== zinc ==
==> flow/design.v (excerpt) <==
module mult_32bit_no_ops(
    input              clk,
    input              reset,
    input              start,
    input              signed_mode,  
    input       [31:0] op_a,
    input       [31:0] op_b,
    output reg         done,
    output reg  [63:0] product_out
);
    reg [63:0] A_reg;        
    reg [31:0] M_reg;        
    reg [5:0]  count;        
    reg        sign_a;      
    reg        sign_b;      
    reg [31:0] next_M_val;       
    reg [31:0] next_A_low_val;   
    reg [31:0] A_high_val_to_use;  
    wire [31:0] sum_partial;  
    wire        carry_out;    
    wire result_is_negative = signed_mode & (op_a[31] ^ op_b[31]);
    wire [64:0] A_reg_concat; 
    rca_32bit rca_inst (
        .a(A_reg[63:32]),             
        .b(M_reg),                    
        .cin(1'b0),
        .sum(sum_partial),
        .cout(carry_out)
    );
    wire [31:0] abs_a_sum;
    rca_32bit rca_abs_a_inst (
        .a(~op_a), .b(32'h0), .cin(1'b1), .sum(abs_a_sum), .cout()
    );
    wire [31:0] abs_b_sum;
    rca_32bit rca_abs_b_inst (
        .a(~op_b), .b(32'h0), .cin(1'b1), .sum(abs_b_sum), .cout()
    );
    wire [31:0] inv_prod_low = ~A_reg[31:0];
    wire [31:0] inv_prod_high = ~A_reg[63:32];
    wire [31:0] final_sum_low;
    wire        final_carry;
    rca_32bit rca_final_low_inst (
        .a(inv_prod_low), .b(32'b0), .cin(1'b1), .sum(final_sum_low), .cout(final_carry)
    );
    wire [31:0] final_sum_high;
    rca_32bit rca_final_high_inst (
        .a(inv_prod_high), .b(32'b0), .cin(final_carry), .sum(final_sum_high), .cout()
    );
    always @(*) begin
        next_M_val = op_a;
        next_A_low_val = op_b;
        if (signed_mode) begin
            if (op_a[31] && op_a != 32'h80000000) next_M_val = abs_a_sum;
            else if (op_a == 32'h80000000) next_M_val = 32'h80000000;
            else next_M_val = op_a;
            if (op_b[31] && op_b != 32'h80000000) next_A_low_val = abs_b_sum;
            else if (op_b == 32'h80000000) next_A_low_val = 32'h80000000;
            else next_A_low_val = op_b;
        end
    end
    always @(*) begin
        A_high_val_to_use = A_reg[63:32]; 
  ...
Size in the first run: about 1300 cells after synthesis, ~11000 um2 of cells after synthesis.
clock: 11.8 ns
lec_check: 0
cap_margin: 0
core_aspect_ratio: 1.03
core_margin: 2
core_utilization: 19
gpl_routability_driven: 1
gpl_timing_driven: 0
max_routing_layer: met4
place_density_lb_addon: 0.27
slew_margin: 20
tns_end_percent: 5
run.sh (not shown) runs the stock make flow with config.mk's settings and CLKGATE_MAP_FILE=.
zinc ran in full, but the layout does not pass; the checks complain about setup timing.
The following lists how maple was set up differently from zinc:
Settings: swapping met4 for met5 in MAX_ROUTING_LAYER; clearing GPL_TIMING_DRIVEN, which used to be 0; swapping 1.03 for 1.54 in CORE_ASPECT_RATIO; swapping 19 for 55 in CORE_UTILIZATION; clearing PLACE_DENSITY_LB_ADDON, which used to be 0.27; swapping 11.8 for 10.1 in the clock period (ns, I/O delays scaled along).
==> comparison <==
Although maple finished all stages, its layout failed final checks on setup timing. Delta (maple minus zinc): global-route usage has increased, met2 usage in global routing now larger, cell area lower, yosys stat chip area held steady, utilization saw an increase. maple against zinc: setup slack after layout -1.54 ns, number of vias in the routed layout -332.
### maple -> lagoon
Settings: changing CORE_UTILIZATION from 55 to 71; setting CTS_CLUSTER_DIAMETER to 201 for the first time; setting PLACE_DENSITY to 0.35 for the first time; setting CTS_CLUSTER_SIZE to 37 for the first time; changing the clock period (ns, I/O delays scaled along) from 10.1 to 7.56.
### Flow results
[lagoon] flow finished | final checks: failed | reasons: capacitance limit, slew limit, setup timing. lagoon: number of clock buffers in the layout 3 below maple. Measured against maple, the total power of lagoon comes out at 1.7 times the reference value. Taking lagoon over maple, the maximum frequency ratio works out to 0.941. The run with more setup slack is maple; lagoon has less. Of lagoon and maple, the lower sequential fraction of design power belongs to lagoon. Between lagoon and maple, it is lagoon whose number of buffers inserted by post-CTS setup repair is lower, by 2. Between lagoon and maple, the worst-case register-to-register setup slack is lower for lagoon. lagoon vs maple: final setup violation count up in lagoon.
The inputs of amber differ from those of lagoon as listed below.
Settings: a deleted PLACE_DENSITY that had been 0.35; a deleted CTS_CLUSTER_DIAMETER that had been 201; a deleted CTS_CLUSTER_SIZE that had been 37; an added PLACE_DENSITY_LB_ADDON of 0.27; a change of CORE_UTILIZATION from 71 to 19; a change of the clock period (ns, I/O delays scaled along) from 7.56 to 11.8.
Findings:
- amber -> stages 100% | layout checks FAIL | setup timing
- From lagoon to amber the numbers moved as follows: antenna violation net count after detailed routing level; post-layout utilization of the core saw a decrease; non-clock buffer share of cell area shows a reduction of 2.8 points.
- Compared with lagoon, amber shows clock network latency to the later pin of the worst-skew pair lower by 0.04 ns.
- The average vias per placed instance number comes out lower for amber vs lagoon.
- Of amber and lagoon, the run reporting the lower footprint of the multi-input gates was amber.
- Post-route clock period utilization: amber vs lagoon down 66 points
- Synthesized chip area reported by yosys: amber vs lagoon, no meaningful difference
- On final-layout worst hold slack, amber does worse than lagoon.
Power figures rest on the tool's default switching activity, not on a simulated workload.
